## zinc
==> flow/design.v (excerpt) <==
module asx_soupbintcp_itch (
    input  wire        clk,
    input  wire        rst,
    input  wire        ip_payload_valid,
    input  wire [7:0]  ip_payload_data,
    input  wire        ip_payload_start,
    input  wire        ip_payload_end,
    output wire [15:0] tcp_src_port,
    output wire [15:0] tcp_dst_port,
    output wire [31:0] tcp_seq_num,
    output wire [31:0] tcp_ack_num,
    output wire [3:0] tcp_data_offset,
    output wire [7:0] tcp_flags,
    output wire [15:0] tcp_window,
    output wire tcp_flag_syn,
    output wire tcp_flag_ack,
    output wire tcp_flag_fin,
    output wire tcp_flag_rst,
    output wire tcp_flag_psh,
    output wire tcp_header_valid,
    output wire tcp_parse_error,
    output wire session_active,
    output wire [63:0] session_sequence,
    output wire [7:0] pkt_type,
    output wire pkt_type_valid,
    output wire pkt_heartbeat,
    output wire pkt_login_accepted,
    output wire pkt_login_rejected,
    output wire pkt_end_session,
    output wire [31:0] seq_data_count,
    output wire [31:0] heartbeat_count,
    output wire parse_error,
    output wire msg_valid,
    output wire [7:0] msg_type,
    output wire msg_error,
    output wire [31:0] timestamp,
    output wire [63:0] order_id,
    output wire [31:0] orderbook_id,
    output wire side,
    output wire add_order_valid,
    output wire add_order_start,
    output wire [63:0] quantity,
    output wire [31:0] price,
    output wire [15:0] order_attributes,
    output wire order_executed_valid,
    output wire [63:0] exec_quantity,
    output wire order_cancel_valid,
    output wire order_delete_valid,
    output wire order_replace_valid,
    output wire directory_valid,
    output wire system_event_valid,
    output wire [7:0] event_code,
    output wire [31:0] total_messages,
    output wire [31:0] parse_errors
);
clock: 2.22 ns
lec_check: 0
abc_area: 0
cap_margin: 20
cell_pad_in_sites_detail_placement: 2
cell_pad_in_sites_global_placement: 1
core_margin: 9
core_utilization: 51
cts_cluster_size: 20
gpl_routability_driven: 0
gpl_timing_driven: 1
hold_slack_margin: 0.09
min_routing_layer: met2
place_density_lb_addon: 0.22
slew_margin: 30
tns_end_percent: 80
run.sh (not shown) runs the stock make flow with config.mk's settings and CLKGATE_MAP_FILE=.
zinc got as far as 3_5_place_dp, where a tool error ended the run.
## Diff of input files: willow against zinc
==> flow/config.mk <==
export PLATFORM = sky130hd
export DESIGN_NAME = asx_soupbintcp_itch
export DESIGN_NICKNAME = asx_soupbintcp_itch
export VERILOG_FILES = /design/flow/design.v
export SDC_FILE = /design/flow/constraint.sdc
export NUM_CORES = 4
export LEC_CHECK = 0
export CAP_MARGIN = 20
export CORE_ASPECT_RATIO = 1.54
export CORE_MARGIN = 2
export CORE_UTILIZATION = 66
export GPL_TIMING_DRIVEN = 1
export SLEW_MARGIN = 40
==> flow/constraint.sdc <==
create_clock -name core_clock -period 3.36 [get_ports {clk}]
set_input_delay 0.6720 -clock core_clock [delete_from_list [all_inputs] [get_ports {clk}]]
set_output_delay 0.6720 -clock core_clock [all_outputs]
set_load 0.01 [all_outputs]
## What came out
Reported for willow and zinc, area figure in the yosys stat output turned out identical to the last digit. willow against zinc: I/O pin count stayed essentially flat; simple logic cell fraction of the synthesized area level. willow has site row count above what zinc had. Die outline width, willow and zinc: smaller value in willow. willow closes out successfully: all stages finished, all timing, DRC and antenna checks passed. Chip height, willow vs zinc: up by a few percent. Going from zinc to willow, floorplan core area saw a decrease, die area down 20000 sq um, xor/xnor cell area share of the yosys netlist did not really move, area after synthesis essentially unchanged, starting utilization of the core area rose by 15 points.
--- input diff willow..amber ---
-- flow/config.mk --
<<< willow, line 10
export CORE_MARGIN = 2
export CORE_UTILIZATION = 66
export GPL_TIMING_DRIVEN = 1
export SLEW_MARGIN = 40
>>> amber, line 10
export CORE_MARGIN = 2
export CORE_UTILIZATION = 66
export CTS_CLUSTER_SIZE = 51
export GPL_TIMING_DRIVEN = 1
export SLEW_MARGIN = 40
==> flow/constraint.sdc <==
create_clock -name core_clock -period 2.77 [get_ports {clk}]
set_input_delay 0.5540 -clock core_clock [delete_from_list [all_inputs] [get_ports {clk}]]
set_output_delay 0.5540 -clock core_clock [all_outputs]
set_load 0.01 [all_outputs]
- Across willow and amber, a clean result was obtained everywhere but in amber.
- The flow for amber finished, though final verification flagged negative setup slack.
- Reported for willow and amber, complex-gate fraction of the synthesized area turned out identical to the last digit.
- Side by side, routed length on met1 turned out higher in amber than in willow.
- Between willow and amber, total buffers and inverters traversed by the critical path is higher for amber, willow comes in under that.
- From willow to amber the numbers moved as follows: half-perimeter wire length of the detailed placement result increased by about 1.7% relative to the old numbers; area used by multi-input combinational logic shows an increase of 1.7%; total number of nets in the final design went up 58; clock-buffer cell count saw an increase.
#### Input delta (lagoon over amber)
==> flow/config.mk <==
export PLATFORM = sky130hd
export DESIGN_NAME = asx_soupbintcp_itch
export DESIGN_NICKNAME = asx_soupbintcp_itch
export VERILOG_FILES = /design/flow/design.v
export SDC_FILE = /design/flow/constraint.sdc
export NUM_CORES = 4
export LEC_CHECK = 0
export CAP_MARGIN = 20
export CORE_MARGIN = 2
export CORE_UTILIZATION = 70
export SLEW_MARGIN = 20
==> flow/constraint.sdc <==
create_clock -name core_clock -period 1.45 [get_ports {clk}]
set_input_delay 0.2900 -clock core_clock [delete_from_list [all_inputs] [get_ports {clk}]]
set_output_delay 0.2900 -clock core_clock [all_outputs]
set_load 0.01 [all_outputs]
==> comparison <==
lagoon did not finish; a tool error ended it in 3_5_place_dp. Taking amber as the reference, in lagoon initial cell density of the core has increased; total die size dropped 5.7%; cell row count saw a decrease.


run A:
Starting RTL as in the previous note.
clock: 2.77 ns
lec_check: 0
abc_area: 1
cap_margin: 20
core_margin: 2
core_utilization: 72
cts_cluster_diameter: 394
cts_cluster_size: 97
place_density: 0.4
slew_margin: 20
Status: run A FAILED at 5_1_grt (tool error)
> inputs changed (run A -> run B)
Settings: CORE_ASPECT_RATIO newly set to 0.5; CTS_CLUSTER_SIZE changed from 97 to 99; CTS_CLUSTER_DIAMETER changed from 394 to 396; the clock period (ns, I/O delays scaled along) changed from 2.77 to 2.56.
Results
- Run B got as far as 4_1_cts, where a tool error ended the run.
- Run A → run B: HPWL after detailed placement shrank by about 2%; die boundary height shrank by about 30%; overall die area held steady; yosys synthesis chip area held steady.
- Run B vs. run A: placer's final routability congestion estimate went down, placement row count went down, worst slack at placement went down, synthesized cell count did not really move, total placed cells including tap cells went up.
- Run B ended with more core utilization before placement than run A.
### run B -> run C
Settings: removing CTS_CLUSTER_DIAMETER (formerly 396); changing CORE_UTILIZATION from 72 to 62; removing PLACE_DENSITY (formerly 0.4); changing CORE_ASPECT_RATIO from 0.5 to 1.33; removing CTS_CLUSTER_SIZE (formerly 99).
## What came out
Comparing run B and run C, the higher number of cells after detailed placement is on run C. Count of instantiated cells in the yosys netlist: run C vs run B identical. On run C: die extent in y is about 70% higher than what run B gave. Status for run B and run C: no clean run. Although run C finished all stages, its layout failed final checks on negative setup slack. Re area fraction in full adders, half adders and majority gates: no difference whatsoever between run B and run C. Between run B and run C, the flow reports final weighted congestion in routability-driven placement decreasing slightly. Re standard-cell row count: run B and run C aren't equal, and the lower value belongs to run B. Diff run B -> run C: die size higher; post-place instance area higher; initial cell density of the core lower; post-synthesis instance area roughly the same; count of mapped cells out of synthesis roughly the same.
Here is what was changed in the inputs of run D compared with run C.
Settings: CTS_CLUSTER_DIAMETER newly set to 396; SETUP_SLACK_MARGIN newly set to -0.26; CAP_MARGIN changed from 20 to 0; CORE_UTILIZATION changed from 62 to 72; TNS_END_PERCENT newly set to 5; PLACE_DENSITY newly set to 0.4; SLEW_MARGIN changed from 20 to 0; HOLD_SLACK_MARGIN newly set to 0.3; CTS_CLUSTER_SIZE newly set to 99.
--- outcome ---
Run D terminated abnormally: 5_1_grt reported ODB-0269.
Against run C, cell area after placement in run D fell slightly.
Comparing run D against run C, there is no change at all in synthesized instance count.
Run D vs. run C: y dimension of the die went down by 19 µm.
Fraction of the core area occupied by cells at floorplan: run D vs run C up 9.5 points
Run C has a higher die area than run D.
Run D: total core area lower than run C
Between run D and run C, it is run D whose width of the die is lower, by about 7%.
Setup changes, run D to run E
Settings: PLACE_DENSITY removed (was 0.4); SETUP_SLACK_MARGIN changed from -0.26 to 0.43; CTS_CLUSTER_SIZE changed from 99 to 10; HOLD_SLACK_MARGIN removed (was 0.3); SLEW_MARGIN changed from 0 to 20; CTS_CLUSTER_DIAMETER changed from 396 to 397; CAP_MARGIN changed from 0 to 20; CORE_ASPECT_RATIO removed (was 1.33); the clock period (ns, I/O delays scaled along) changed from 2.56 to 1.45.
## What came out
- The log for run E ends in 3_5_place_dp with error DPL-0038, so the run never completed.
- Effective utilization at floorplan: run E vs run D, no meaningful difference
- The higher last weighted congestion value of the routability-driven placer came out of run E.
- Re yosys synthesis chip area: no difference whatsoever between run E and run D.
- Status: xor and xnor area share after synthesis parity (run E, run D)
- Floorplan core area delta (run D -> run E): insignificant
